==> flow/design.v (excerpt) <==
module PWU 
( 
   va_rdy_o, pa_o, pa_vld_o, pa_fault_o, pw_c_va_o, pw_c_vld_o,
   l1_va_o, l1_cancel_o, l1_va_vld_o, ch_va_o, ch_va_vld_o,
   clk_i, resetn_i, va_i, va_vld_i, pa_rdy_i, pw_c_pa_i, l1_pa_i,
   l1_pa_vld_i, ch_fault_i
   );
For scale: ~300 flip-flops, roughly 210 I/O pins.
==> flow/config.mk <==
export PLATFORM = sky130hd
export DESIGN_NAME = PWU
export DESIGN_NICKNAME = PWU
export VERILOG_FILES = /design/flow/design.v
export SDC_FILE = /design/flow/constraint.sdc
export NUM_CORES = 4
export LEC_CHECK = 0
export ABC_AREA = 1
export CAP_MARGIN = 20
export CELL_PAD_IN_SITES_DETAIL_PLACEMENT = 2
export CELL_PAD_IN_SITES_GLOBAL_PLACEMENT = 0
export CORE_MARGIN = 3
export CORE_UTILIZATION = 28
export CTS_CLUSTER_DIAMETER = 274
export GPL_ROUTABILITY_DRIVEN = 1
export GPL_TIMING_DRIVEN = 1
export HOLD_SLACK_MARGIN = 0.24
export MIN_ROUTING_LAYER = met2
export PLACE_DENSITY_LB_ADDON = 0.25
export SLEW_MARGIN = 15
export TNS_END_PERCENT = 35
==> flow/constraint.sdc <==
create_clock -name core_clock -period 1.94 [get_ports {clk_i}]
set_input_delay 0.3880 -clock core_clock [delete_from_list [all_inputs] [get_ports {clk_i}]]
set_output_delay 0.3880 -clock core_clock [all_outputs]
set_load 0.01 [all_outputs]
run.sh (not shown) runs the stock make flow with config.mk's settings and CLKGATE_MAP_FILE=.
The first run finished but failed the layout checks on negative setup slack.
Edit:
Settings changed: ABC_AREA 1 to default, CAP_MARGIN 20 to 15, CELL_PAD_IN_SITES_DETAIL_PLACEMENT 2 to default, CORE_MARGIN 3 to 2, CORE_UTILIZATION 28 to 72, CTS_CLUSTER_DIAMETER 274 to default, CTS_CLUSTER_SIZE from default to 42, GPL_TIMING_DRIVEN 1 to default, HOLD_SLACK_MARGIN 0.24 to default, MIN_ROUTING_LAYER met2 to met1, PLACE_DENSITY from default to 0.78, PLACE_DENSITY_LB_ADDON 0.25 to default, SLEW_MARGIN 15 to 40, TNS_END_PERCENT 35 to 60.
Clock period 1.94 ns to 2.12 ns, I/O delays scaled along.
Result: The new run ran to the end with violations: negative setup slack. Setup slack gains 0.19 ns. Worst hold slack loses 0.10 ns. Cell area went down by 17%. Global-route usage went up by 6.4 points. Routed wire length went down by 35%. Final cell count went down by about 34%. Via count went down by about 40%.

========
The RTL this note starts from:
==> flow/design.v <==
module walker( 
   va_rdy_o, pa_o, pa_vld_o, pa_fault_o, pw_c_va_o, pw_c_vld_o,
   l1_va_o, l1_cancel_o, l1_va_vld_o, ch_va_o, ch_va_vld_o, stall_o,
   clk_i, resetn_i, va_i, va_vld_i, pw_c_pa_i, l1_pa_i, l1_pa_vld_i,
   ch_fault_i, stall_i
   );
   input logic clk_i;   
   input logic resetn_i;
   input logic [31:0] va_i;
   input logic        va_vld_i;
   output logic       va_rdy_o;
   output logic[27:0] pa_o;
   output logic       pa_vld_o;
   output logic       pa_fault_o;
   output logic [31:0] pw_c_va_o;
   output logic        pw_c_vld_o;
   input logic [15:0]  pw_c_pa_i;
   output logic[27:0] l1_va_o;
   output logic       l1_cancel_o;
   output logic       l1_va_vld_o;
   input logic [31:0] l1_pa_i;
   input logic        l1_pa_vld_i;
   output logic[27:0] ch_va_o;
   output logic       ch_va_vld_o;
   input logic        ch_fault_i;
   output logic       stall_o;
   input logic        stall_i;
   logic [31:0] va_reg;
   logic [3:0]  pw00_03_va_vld_reg;
   logic        ld05_va_vld_reg;
   logic        cancel_fault_reg;
   logic [27:0] ld_va_reg;
   logic        va_rdy_reg;
   assign pw_c_va_o = va_reg;
   assign pw_c_vld_o = pw00_03_va_vld_reg[0];
   always_ff@(posedge clk_i)
   begin
      if (!resetn_i)
      begin
	 va_reg <= 32'h0;
	 pw00_03_va_vld_reg <= 4'h0;
	 ld_va_reg <= 28'h0;
      end
      else
      begin
	 if (!stall_o && !stall_i)
	 begin
	    if (va_vld_i && va_rdy_o) 
	    begin
	       va_reg <= va_i;
	    end
	    pw00_03_va_vld_reg[3:0] <= {pw00_03_va_vld_reg[2:0], va_vld_i && va_rdy_o};
	    ld_va_reg <= {pw_c_pa_i, va_reg[11:0]};	    
	 end
      end
   end
   assign va_rdy_o = va_rdy_reg || (pw00_03_va_vld_reg[3] && !stall_o && !stall_i);
   always @(posedge clk_i)
   begin
      if (!resetn_i)		 
	va_rdy_reg <= 1'b1;
      else
	begin	    
	   if (va_vld_i && (va_rdy_reg || va_rdy_o)) 
	     va_rdy_reg <= 1'b0;
	   else if (!va_rdy_reg && va_rdy_o)
	     va_rdy_reg <= 1'b1;
	end
   end
   assign l1_va_o     = ld_va_reg;
   assign l1_va_vld_o = pw00_03_va_vld_reg[2] && !stall_i;
   assign ch_va_o = ld_va_reg;
   assign ch_va_vld_o = pw00_03_va_vld_reg[2] && !stall_i;
   assign l1_cancel_o = ch_fault_i && !cancel_fault_reg && pw00_03_va_vld_reg[3];
   always@(posedge clk_i)
   begin
      if (!resetn_i)
      begin
	 cancel_fault_reg <= 1'b0;	 
	 ld05_va_vld_reg <= 1'b0;
      end
      else
      begin
	 if (!stall_o && !stall_i) 
	 begin	 
	    ld05_va_vld_reg <= pw00_03_va_vld_reg[3];
	 end
	 if (pw00_03_va_vld_reg[3])
	   cancel_fault_reg <= l1_cancel_o;
	 else if (cancel_fault_reg && l1_pa_vld_i && !stall_i)
	   cancel_fault_reg <= 1'b0;
      end
   end
   assign stall_o = !ch_fault_i && !l1_pa_vld_i && pw00_03_va_vld_reg[3]; 
   assign pa_o = {va_reg[31:16],l1_pa_i[11:0]};
   assign pa_vld_o = (l1_pa_vld_i || cancel_fault_reg) && pw00_03_va_vld_reg[3];
   assign pa_fault_o = cancel_fault_reg;
endmodule
module PWU 
( 
   va_rdy_o, pa_o, pa_vld_o, pa_fault_o, pw_c_va_o, pw_c_vld_o,
   l1_va_o, l1_cancel_o, l1_va_vld_o, ch_va_o, ch_va_vld_o,
   clk_i, resetn_i, va_i, va_vld_i, pa_rdy_i, pw_c_pa_i, l1_pa_i,
   l1_pa_vld_i, ch_fault_i
   );
   input logic clk_i;   
   input logic resetn_i;
   input logic [31:0] va_i;
   input logic        va_vld_i;
   output logic       va_rdy_o;
   output logic[27:0] pa_o;
   output logic       pa_vld_o;
   output logic       pa_fault_o;
   input logic        pa_rdy_i;
   output logic [31:0] pw_c_va_o;
   output logic        pw_c_vld_o;
   input logic [15:0]  pw_c_pa_i;
   output logic[27:0] l1_va_o;
   output logic       l1_cancel_o;
   output logic       l1_va_vld_o;
   input logic [31:0] l1_pa_i;
   input logic        l1_pa_vld_i;
   output logic[27:0] ch_va_o;
   output logic       ch_va_vld_o;
   input logic        ch_fault_i;
   logic [1:0]      walk_sel_reg;
   logic [3:0][1:0] walk_sel_pw00_03_reg;
   logic walkers_ready_s;
   logic walkers_stall_s;
   logic [3:0]       va_rdy_s;
   logic [3:0][27:0] pa_s;
   logic [3:0]       pa_vld_s;
   logic [3:0]       pa_fault_s;
   logic [3:0][31:0] pw_c_va_s;
   logic [3:0]       pw_c_vld_s;
   logic [3:0][27:0] l1_va_s;
   logic [3:0]       l1_cancel_s;
   logic [3:0]       l1_va_vld_s;
   logic [3:0][27:0] ch_va_s;
   logic [3:0]       ch_va_vld_s;
   logic [3:0]       stall_s;
   logic [3:0]       va_vld_s;
   always_ff@(posedge clk_i)
   begin
      if (!resetn_i)
      begin
	walk_sel_reg <= 2'h0;
	 for (int i=0; i<4;i++)
	   walk_sel_pw00_03_reg[i] <= 2'h0;
      end
      else
      begin
	 if (walkers_ready_s && va_vld_i && !walkers_stall_s)
	 begin
	    walk_sel_reg <= walk_sel_reg + 1; 
	 end
	 if (!walkers_stall_s)
	 begin
	    walk_sel_pw00_03_reg <= {walk_sel_pw00_03_reg[2:0], walk_sel_reg}; 
	 end
      end      
   end
   assign walkers_ready_s = va_rdy_s != 0;
   assign va_rdy_o = walkers_ready_s;
   always_comb
   begin
      va_vld_s = 4'h1;
      for (int i=0; i<4; i++)
	if (walk_sel_reg == i[1:0])
	begin
	   va_vld_s[i] = 1'b1;
	end
   end
   assign pw_c_vld_o = pw_c_vld_s[walk_sel_pw00_03_reg[0]];
   assign pw_c_va_o  = pw_c_va_s[walk_sel_pw00_03_reg[0]];
   assign l1_va_o     = l1_va_s[walk_sel_pw00_03_reg[2]];
   assign l1_va_vld_o = l1_va_vld_s[walk_sel_pw00_03_reg[2]];
   assign ch_va_o = ch_va_s[walk_sel_pw00_03_reg[2]];
   assign ch_va_vld_o = ch_va_vld_s[walk_sel_pw00_03_reg[2]];
   assign l1_cancel_o = l1_cancel_s[walk_sel_pw00_03_reg[3]];
   assign walkers_stall_s = stall_s != 0 || (pa_vld_o && !pa_rdy_i);
   generate
      for (genvar i=0; i<4; i++)
      begin
	 walker walker_inst( 
			    .va_rdy_o		(va_rdy_s[i]),	  
			    .pa_o		(pa_s[i]),	  
			    .pa_vld_o		(pa_vld_s[i]),	  
			    .pa_fault_o		(pa_fault_s[i]),  
			    .pw_c_va_o		(pw_c_va_s[i]),	  
			    .pw_c_vld_o		(pw_c_vld_s[i]),  
			    .l1_va_o		(l1_va_s[i]),	  
			    .l1_cancel_o	(l1_cancel_s[i]),  
			    .l1_va_vld_o	(l1_va_vld_s[i]),  
			    .ch_va_o		(ch_va_s[i]),	  
			    .ch_va_vld_o	(ch_va_vld_s[i]),  
			    .stall_o		(stall_s[i]),	  
			    .clk_i		(clk_i),
			    .resetn_i		(resetn_i),
			    .va_i		(va_i[31:0]),
			    .va_vld_i		(va_vld_s[i]),	  
			    .pw_c_pa_i		(pw_c_pa_i[15:0]),
			    .l1_pa_i		(l1_pa_i[31:0]),
			    .l1_pa_vld_i	(l1_pa_vld_i),
			    .ch_fault_i		(ch_fault_i),
			    .stall_i		(walkers_stall_s));  
      end
   endgenerate
   always_ff@(posedge clk_i)
   begin
      if (!resetn_i)
      begin
	 pa_o       <= 28'h0;
	 pa_vld_o   <= 1'b0;
	 pa_fault_o <= 1'b0;
      end
      else
      begin
	 if (pa_rdy_i || (!pa_rdy_i && !pa_vld_o))
	 begin
	    pa_o       <= pa_s[walk_sel_pw00_03_reg[3]];
	    pa_vld_o   <= pa_vld_s[walk_sel_pw00_03_reg[3]];
	    pa_fault_o <= pa_fault_s[walk_sel_pw00_03_reg[3]] || l1_pa_i[31:12] != 0; 
	 end
      end
   end
endmodule
export LEC_CHECK = 0
export ABC_AREA = 1
export CAP_MARGIN = 35
export CELL_PAD_IN_SITES_DETAIL_PLACEMENT = 1
export CELL_PAD_IN_SITES_GLOBAL_PLACEMENT = 2
export CORE_ASPECT_RATIO = 0.99
export CORE_MARGIN = 8
export CORE_UTILIZATION = 40
export CTS_CLUSTER_SIZE = 43
export GPL_ROUTABILITY_DRIVEN = 0
export HOLD_SLACK_MARGIN = 0.23
export MIN_ROUTING_LAYER = met2
export SETUP_SLACK_MARGIN = 1.2
export SLEW_MARGIN = 40
create_clock -name core_clock -period 4.0 [get_ports {clk_i}]
The first run produced a clean layout.
Change:
Settings changed: ABC_AREA 1 to 0, CAP_MARGIN 35 to 5, CELL_PAD_IN_SITES_DETAIL_PLACEMENT 1 to default, CELL_PAD_IN_SITES_GLOBAL_PLACEMENT 2 to default, CORE_ASPECT_RATIO 0.99 to default, CORE_MARGIN 8 to 2, CORE_UTILIZATION 40 to 72, CTS_CLUSTER_DIAMETER from default to 317, CTS_CLUSTER_SIZE 43 to 34, HOLD_SLACK_MARGIN 0.23 to -0.09, MIN_ROUTING_LAYER met2 to default, SETUP_SLACK_MARGIN 1.2 to 0.61, SLEW_MARGIN 40 to 20.
Clock period 4.0 ns to 2.08 ns, I/O delays scaled along.
=> This time the run died in clock tree synthesis. Die size shrinks by 51%. Synthesized area shrinks by 0.95%. Synthesized cell count fell by 27%.
Change:
Settings changed: ABC_AREA 0 to 1, CAP_MARGIN 5 to 0, CORE_UTILIZATION 72 to 69, CTS_CLUSTER_DIAMETER 317 to default, CTS_CLUSTER_SIZE 34 to default, GPL_ROUTABILITY_DRIVEN 0 to default, HOLD_SLACK_MARGIN -0.09 to default, SETUP_SLACK_MARGIN 0.61 to 0.34.
Clock period 2.08 ns to 2.02 ns, I/O delays scaled along.
What happened: Now the flow stopped in global routing. Synthesized area went up by 0.96%. Die size rose by 5.2%. Synthesized cell count is higher by 36%.
Change:
Settings changed: ABC_AREA 1 to default, CAP_MARGIN 0 to 20, CORE_UTILIZATION 69 to 72, CTS_CLUSTER_DIAMETER from default to 188, CTS_CLUSTER_SIZE from default to 26, MAX_ROUTING_LAYER from default to met4, PLACE_DENSITY_LB_ADDON from default to 0.2, SETUP_SLACK_MARGIN 0.34 to 1.04.
Clock period 2.02 ns to 3.49 ns, I/O delays scaled along.
The new run went through all stages and came out clean.
Area after synthesis goes down by 0.95%.
Die area goes down by 4.9%.
Synthesized cell count goes down by 27%.
